== north ==
// calc_didactic
module calc_didactic(
        clk,
        rst,
        mem_addr,
        mem_we,
        mem_wdata,
        mem_rdata
    );
clock: 5.63 ns
lec_check: 0
abc_area: 1
cap_margin: 20
cell_pad_in_sites_detail_placement: 1
core_aspect_ratio: 1.57
core_margin: 7
core_utilization: 43
cts_cluster_diameter: 395
max_routing_layer: met4
min_routing_layer: met1
place_density: 0.65
slew_margin: 20
run.sh (not shown) runs the stock make flow with config.mk's settings and CLKGATE_MAP_FILE=.
Final checks on north, whose flow otherwise completed, came back failing, citing negative setup slack.
Inputs modified between north and south:
Settings: CTS_CLUSTER_DIAMETER removed (was 395); PLACE_DENSITY removed (was 0.65); CORE_ASPECT_RATIO removed (was 1.57); CTS_CLUSTER_SIZE newly set to 15; MAX_ROUTING_LAYER removed (was met4); CELL_PAD_IN_SITES_DETAIL_PLACEMENT removed (was 1); CORE_UTILIZATION changed from 43 to 40; MIN_ROUTING_LAYER removed (was met1); CORE_MARGIN changed from 7 to 5; ABC_AREA removed (was 1); the clock period (ns, I/O delays scaled along) changed from 5.63 to 10.0.
==> comparison <==
~same synthesized-area fraction occupied by adder cells in south and north
Compared with north, south instantiates a smaller number of standard cells.
When south is measured against north, its part of the power in combinational logic turns out 5.0 points higher.
south: placeable core region about 7% above north
south finished end to end and its layout was clean on timing, DRC and antenna.
From north to south the numbers moved as follows: met2 usage now smaller, number of rows in the core area dropped about 18%, post-synthesis instance area moved down, all-layer global routing usage dropped 9.5 points.
north ended up with simple AND/OR/NAND/NOR gates as its dominant non-sequential cell family after synthesis; south ended up with AND-OR/OR-AND gates.
Input-level comparison between east and south:
Settings: a change of CORE_UTILIZATION from 40 to 58; a deleted CTS_CLUSTER_SIZE that had been 15; a change of CORE_MARGIN from 5 to 2; an added SETUP_SLACK_MARGIN of 1.26; a change of the clock period (ns, I/O delays scaled along) from 10.0 to 6.88.
### Flow results
Per the comparison of east with south, clock tree buffer count of the final layout lost 7, worst hold slack saw an increase, die size fell 0.016 mm^2, standard cell area after detailed placement up about 3%. Cell area after technology mapping: east vs south identical.
The following lists how west was set up differently from east:
Settings: SETUP_SLACK_MARGIN now 0.7, was 1.26; CTS_CLUSTER_SIZE now 37, previously not set; CORE_UTILIZATION now 71, was 58; the clock period (ns, I/O delays scaled along) now 5.2, was 6.88.
Findings:
Between east and west, the worst setup slack after placement is lower for west. Reported for east and west, share of the synthesized netlist area taken by xor and xnor gates turned out identical to the last digit. For routability congestion estimate, dividing the value from east by the value from west gives 0.903. From east to west, number of cells in the yosys synthesis report did not move at all. For synthesized cell count, east and west come out practically identical. west vs. east: post-placement cell area rose 0.0019 mm^2; post-synthesis chip area from yosys ~0 delta; cell row count shrank by 6. west did not finish; a tool error ended it in global routing (5_1_grt). Compared with east, in west post-CTS setup buffer count lower, overall chip area lower.
Changes in middle relative to west:
Settings: putting MAX_ROUTING_LAYER at met4 where nothing was set; swapping 71 for 68 in CORE_UTILIZATION; swapping 0.7 for 0.21 in SETUP_SLACK_MARGIN; putting CTS_CLUSTER_DIAMETER at 29 where nothing was set; clearing CTS_CLUSTER_SIZE, which used to be 37; swapping 5.2 for 6.43 in the clock period (ns, I/O delays scaled along).
--- outcome ---
FAIL middle @ global routing (5_1_grt): tool exited with error
Stage in which a tool error killed west: global routing (5_1_grt).
In the reports for middle and west, the smaller post-placement cell area belongs to middle.
Against west, middle reports a number of instances resized during post-cts repair that is lower.
west -> middle: count of library flops with an enable pin delta 0, exact match
west -> middle: chip footprint increased by a few percent
Comparing middle and west, setup slack after placement is higher on middle.
Diff west..middle | mux contribution to synthesized area | unchanged
Row count (middle over west): increase, 1
Number of distinct library cells after synthesis: middle vs west identical
Lower share of the core filled by cells before placement goes to middle over west.

========
Starting RTL as in the previous note.
export LEC_CHECK = 0
export ABC_AREA = 1
export CAP_MARGIN = 20
export CORE_ASPECT_RATIO = 1.99
export CORE_MARGIN = 2
export CORE_UTILIZATION = 59
export CTS_CLUSTER_DIAMETER = 245
export CTS_CLUSTER_SIZE = 98
export PLACE_DENSITY = 0.39
export SETUP_SLACK_MARGIN = 2.58
export SLEW_MARGIN = 40
export TNS_END_PERCENT = 10
create_clock -name core_clock -period 10.0 [get_ports {clk}]
The first run did not get past global routing (5_1_grt).
Change:
==> flow/config.mk (replaced) <==
export PLATFORM = sky130hd
export DESIGN_NAME = calc_didactic
export DESIGN_NICKNAME = calc_didactic
export VERILOG_FILES = /design/flow/design.v
export SDC_FILE = /design/flow/constraint.sdc
export NUM_CORES = 4
export LEC_CHECK = 0
export CAP_MARGIN = 20
export CORE_MARGIN = 2
export CORE_UTILIZATION = 62
export SLEW_MARGIN = 20
==> flow/constraint.sdc (replaced) <==
create_clock -name core_clock -period 7.31 [get_ports {clk}]
set_input_delay 1.4620 -clock core_clock [delete_from_list [all_inputs] [get_ports {clk}]]
set_output_delay 1.4620 -clock core_clock [all_outputs]
set_load 0.01 [all_outputs]
After rerunning: The changed run finished clean; synthesized area came out lower by 0.87%; die size came out lower by 5.8%; synthesized cell count came out lower by 18%.
Change:
--- a/flow/config.mk
+++ b/flow/config.mk
@@ -8,4 +8,4 @@
 export CAP_MARGIN = 20
 export CORE_MARGIN = 2
-export CORE_UTILIZATION = 62
+export CORE_UTILIZATION = 40
 export SLEW_MARGIN = 20
==> flow/constraint.sdc (replaced) <==
create_clock -name core_clock -period 9.71 [get_ports {clk}]
set_input_delay 1.9420 -clock core_clock [delete_from_list [all_inputs] [get_ports {clk}]]
set_output_delay 1.9420 -clock core_clock [all_outputs]
set_load 0.01 [all_outputs]
=> Synthesized area does not change. Sequential power drops by about 24%. Design area drops by 2.1%. Critical path depth climbs by 1. Total power drops by about 25%.
Change:
--- a/flow/config.mk
+++ b/flow/config.mk
@@ -8,4 +8,4 @@
 export CAP_MARGIN = 20
 export CORE_MARGIN = 2
-export CORE_UTILIZATION = 40
+export CORE_UTILIZATION = 59
 export SLEW_MARGIN = 20
==> flow/constraint.sdc (replaced) <==
create_clock -name core_clock -period 5.39 [get_ports {clk}]
set_input_delay 1.0780 -clock core_clock [delete_from_list [all_inputs] [get_ports {clk}]]
set_output_delay 1.0780 -clock core_clock [all_outputs]
set_load 0.01 [all_outputs]
This time the run completed, yet does not pass: negative setup slack.
Utilization is higher by 39 points.
Clock-buffer cell count is lower by 2.
Cell area is higher by a quarter to a third.
Change:
--- a/flow/config.mk
+++ b/flow/config.mk
@@ -6,6 +6,9 @@
 export NUM_CORES = 4
 export LEC_CHECK = 0
+export ABC_AREA = 1
 export CAP_MARGIN = 20
 export CORE_MARGIN = 2
-export CORE_UTILIZATION = 59
+export CORE_UTILIZATION = 70
+export CTS_CLUSTER_DIAMETER = 49
+export PLACE_DENSITY = 0.84
 export SLEW_MARGIN = 20
==> flow/constraint.sdc (replaced) <==
create_clock -name core_clock -period 5.94 [get_ports {clk}]
set_input_delay 1.1880 -clock core_clock [delete_from_list [all_inputs] [get_ports {clk}]]
set_output_delay 1.1880 -clock core_clock [all_outputs]
set_load 0.01 [all_outputs]
After rerunning: The changed run finished but failed the layout checks on negative setup slack. Wire length fell by 8.0%. Hold slack gets better by 0.0094 ns. Worst setup slack improved by 1.6 ns. Die size went down by 15%. Register-to-register slack gains 1.3 ns. Final cell count increases by 1.0%. Synthesized area increases by 0.88%. Final area shrinks by 16%. Total power drops by 19%. Sequential power went down by 11%.

========
quartz:
calc_didactic again, from the RTL that the note above started with.
clock: 8.61 ns
lec_check: 0
abc_area: 1
cap_margin: 5
cell_pad_in_sites_global_placement: 3
core_aspect_ratio: 1.14
core_margin: 4
core_utilization: 42
cts_cluster_diameter: 165
cts_cluster_size: 39
gpl_routability_driven: 0
gpl_timing_driven: 0
max_routing_layer: met4
min_routing_layer: met2
place_density: 0.57
slew_margin: 10
quartz: it failed with a tool error in 3_3_place_gp, so there are no final results.
Input-level comparison between zinc and quartz:
==> flow/config.mk <==
export PLATFORM = sky130hd
export DESIGN_NAME = calc_didactic
export DESIGN_NICKNAME = calc_didactic
export VERILOG_FILES = /design/flow/design.v
export SDC_FILE = /design/flow/constraint.sdc
export NUM_CORES = 4
export LEC_CHECK = 0
export CAP_MARGIN = 20
export CORE_MARGIN = 2
export CORE_UTILIZATION = 57
export SLEW_MARGIN = 20
==> flow/constraint.sdc <==
create_clock -name core_clock -period 8.39 [get_ports {clk}]
set_input_delay 1.6780 -clock core_clock [delete_from_list [all_inputs] [get_ports {clk}]]
set_output_delay 1.6780 -clock core_clock [all_outputs]
set_load 0.01 [all_outputs]
==> comparison <==
- zinc: PASS, flow complete, no timing, DRC or antenna violations
- Number of core rows in zinc is 15 below quartz.
- On zinc: post-synthesis chip area from yosys is 150 µm² lower than what quartz gave.
- Combinational family with the most area after synthesis: simple AND/OR/NAND/NOR gates -> quartz, AND-OR/OR-AND gates -> zinc
- Looking at unique cell type count in the Yosys netlist, zinc sits above quartz.
Input-level comparison between tundra and zinc:
-- flow/config.mk --
<<< zinc, line 8
>>> tundra, line 8
export ABC_AREA = 1
<<< zinc, line 10
export CORE_UTILIZATION = 57
>>> tundra, line 11
export CORE_UTILIZATION = 72
export CTS_CLUSTER_DIAMETER = 57
export PLACE_DENSITY_LB_ADDON = 0.19
==> flow/constraint.sdc <==
create_clock -name core_clock -period 6.52 [get_ports {clk}]
set_input_delay 1.3040 -clock core_clock [delete_from_list [all_inputs] [get_ports {clk}]]
set_output_delay 1.3040 -clock core_clock [all_outputs]
set_load 0.01 [all_outputs]
Notes after the runs:
Going from zinc to tundra, combinational power lower; final design utilization higher; gate count after technology mapping higher.
simple AND/OR/NAND/NOR gates as the main combinational cell family by area after synthesis was reported by tundra, and AND-OR/OR-AND gates by zinc.
tundra vs zinc, slowest cell on the critical path: sky130_fd_sc_hd__clkdlybuf4s50_1 vs sky130_fd_sc_hd__or4_4
Going from zinc to tundra, the number of DRC violations after detailed-routing iteration 0 was found to have gone up by about 27%.
Relative to zinc, final non-filler cell total has increased by 15% in tundra.
Of zinc and tundra, just one finished clean: zinc.
tundra finished every stage; the final checks, however, were not passed, the failures being negative setup slack.
The following lists how harbor was set up differently from tundra:
-- flow/config.mk --
<<< tundra, line 8
export ABC_AREA = 1
export CAP_MARGIN = 20
>>> harbor, line 8
export CAP_MARGIN = 10
<<< tundra, line 12
export CTS_CLUSTER_DIAMETER = 57
export PLACE_DENSITY_LB_ADDON = 0.19
>>> harbor, line 11
export SETUP_SLACK_MARGIN = 1.08
==> flow/constraint.sdc <==
create_clock -name core_clock -period 8.16 [get_ports {clk}]
set_input_delay 1.6320 -clock core_clock [delete_from_list [all_inputs] [get_ports {clk}]]
set_output_delay 1.6320 -clock core_clock [all_outputs]
set_load 0.01 [all_outputs]
Notes after the runs:
Of harbor and tundra, only harbor never reached the final stage.
[tundra] flow finished | final checks: failed | reasons: negative setup slack
When harbor is measured against tundra, its floorplan core density turns out 0.42 points lower.
[compare] base=tundra new=harbor: worst setup timing slack at the placement stage went down by 100 ps, sequential share of the synthesized area went up by 0.33 points, yosys cell count went down by 410.

========
Starting RTL as in the previous note.
Settings: LEC_CHECK=0, CAP_MARGIN=20, CELL_PAD_IN_SITES_DETAIL_PLACEMENT=0, CELL_PAD_IN_SITES_GLOBAL_PLACEMENT=0, CORE_MARGIN=10, CORE_UTILIZATION=40, CTS_CLUSTER_SIZE=15, HOLD_SLACK_MARGIN=0.17, MIN_ROUTING_LAYER=met2, SLEW_MARGIN=40; clock period 13.5 ns.
The starting point produced a layout that fails on design-rule violations.
==> next run, changes <==
Settings changed: CELL_PAD_IN_SITES_DETAIL_PLACEMENT 0 to unset, CELL_PAD_IN_SITES_GLOBAL_PLACEMENT 0 to unset, CORE_MARGIN 10 to 2, CTS_CLUSTER_SIZE 15 to unset, HOLD_SLACK_MARGIN 0.17 to unset, MIN_ROUTING_LAYER met2 to unset, SLEW_MARGIN 40 to 20.
Clock period 13.5 ns to 10.0 ns, I/O delays scaled along.
Outcome: The new run finished with timing, DRC and antenna clean. Global-route usage came out lower by 12 points. Sequential cell count is unchanged. Design area stays flat. Via count went down by a quarter to a third. Hold slack got worse by 4.6 ps. Wire length decreases by roughly a tenth. Total power rises by a quarter to a third. Area after synthesis stays the same. Core utilization shrinks by 0.14 points.

========
calc_didactic again, from the RTL that the note above started with.
Settings: LEC_CHECK=0, ABC_AREA=1, CAP_MARGIN=5, CELL_PAD_IN_SITES_DETAIL_PLACEMENT=0, CELL_PAD_IN_SITES_GLOBAL_PLACEMENT=3, CORE_ASPECT_RATIO=1.05, CORE_MARGIN=9, CORE_UTILIZATION=51, CTS_CLUSTER_SIZE=45, MAX_ROUTING_LAYER=met4, PLACE_DENSITY_LB_ADDON=0.12, SETUP_SLACK_MARGIN=0.91, SLEW_MARGIN=35, TNS_END_PERCENT=70; clock period 5.57 ns.
The baseline stopped in global placement without I/O.
Next try:
ABC_AREA = unset   (was 1)
CAP_MARGIN = 20   (was 5)
CELL_PAD_IN_SITES_DETAIL_PLACEMENT = unset   (was 0)
CELL_PAD_IN_SITES_GLOBAL_PLACEMENT = unset   (was 3)
CORE_ASPECT_RATIO = unset   (was 1.05)
CORE_MARGIN = 2   (was 9)
CORE_UTILIZATION = 65   (was 51)
CTS_CLUSTER_DIAMETER = 30   (was unset)
CTS_CLUSTER_SIZE = unset   (was 45)
PLACE_DENSITY_LB_ADDON = unset   (was 0.12)
SETUP_SLACK_MARGIN = 1.47   (was 0.91)
SLEW_MARGIN = 20   (was 35)
TNS_END_PERCENT = unset   (was 70)
clock period = 6.43 ns   (was 5.57 ns; I/O delays follow)
The new run aborted during global routing on GRT-0232; synthesized cell count shrinks by about a fifth; area after synthesis shrinks slightly; die area shrinks by a quarter to a third.
Next try:
CORE_UTILIZATION = 69   (was 65)
CTS_CLUSTER_DIAMETER = 29   (was 30)
SETUP_SLACK_MARGIN = 0.21   (was 1.47)
After rerunning: The changed run did not get past global routing (GRT-0232); die size shrinks by a few percent; synthesized cell count does not change; area after synthesis does not change.
Next try:
CORE_UTILIZATION = 67   (was 69)
CTS_CLUSTER_DIAMETER = 30   (was 29)
After rerunning: The new run did not get past global routing; synthesized area stays the same; die area climbs by 2.9%; synthesized cell count is unchanged.
Next try:
CORE_UTILIZATION = 42   (was 67)
CTS_CLUSTER_DIAMETER = 165   (was 30)
PLACE_DENSITY = 0.57   (was unset)
SETUP_SLACK_MARGIN = unset   (was 0.21)
SLEW_MARGIN = 10   (was 20)
clock period = 8.61 ns   (was 6.43 ns; I/O delays follow)
- With this change the flow completed with no timing, DRC or antenna violations
- die size went up by about 60%
- area after synthesis does not change
- synthesized cell count does not change

========
Starting RTL as in the previous note.
make LEC_CHECK=0 CAP_MARGIN=20 CELL_PAD_IN_SITES_DETAIL_PLACEMENT=0 CELL_PAD_IN_SITES_GLOBAL_PLACEMENT=0 CORE_MARGIN=10 CORE_UTILIZATION=40 CTS_CLUSTER_DIAMETER=246 CTS_CLUSTER_SIZE=15 GPL_ROUTABILITY_DRIVEN=0 HOLD_SLACK_MARGIN=0.17 MAX_ROUTING_LAYER=met4 MIN_ROUTING_LAYER=met1 SLEW_MARGIN=20 TNS_END_PERCENT=70 finish   # period 13.5 ns
The baseline completed without violations.
Change:
CELL_PAD_IN_SITES_DETAIL_PLACEMENT = 1   (was 0)
CELL_PAD_IN_SITES_GLOBAL_PLACEMENT = unset   (was 0)
CORE_MARGIN = 5   (was 10)
CTS_CLUSTER_DIAMETER = unset   (was 246)
GPL_ROUTABILITY_DRIVEN = unset   (was 0)
HOLD_SLACK_MARGIN = unset   (was 0.17)
MAX_ROUTING_LAYER = unset   (was met4)
MIN_ROUTING_LAYER = unset   (was met1)
TNS_END_PERCENT = unset   (was 70)
clock period = 10.2 ns   (was 13.5 ns; I/O delays follow)
- combinational power came out higher by a quarter to a third
- clock skew barely changes
- sequential power came out higher by a quarter to a third
- routed wire length came out higher by about a fifth
Power and IR drop assume default switching activity.
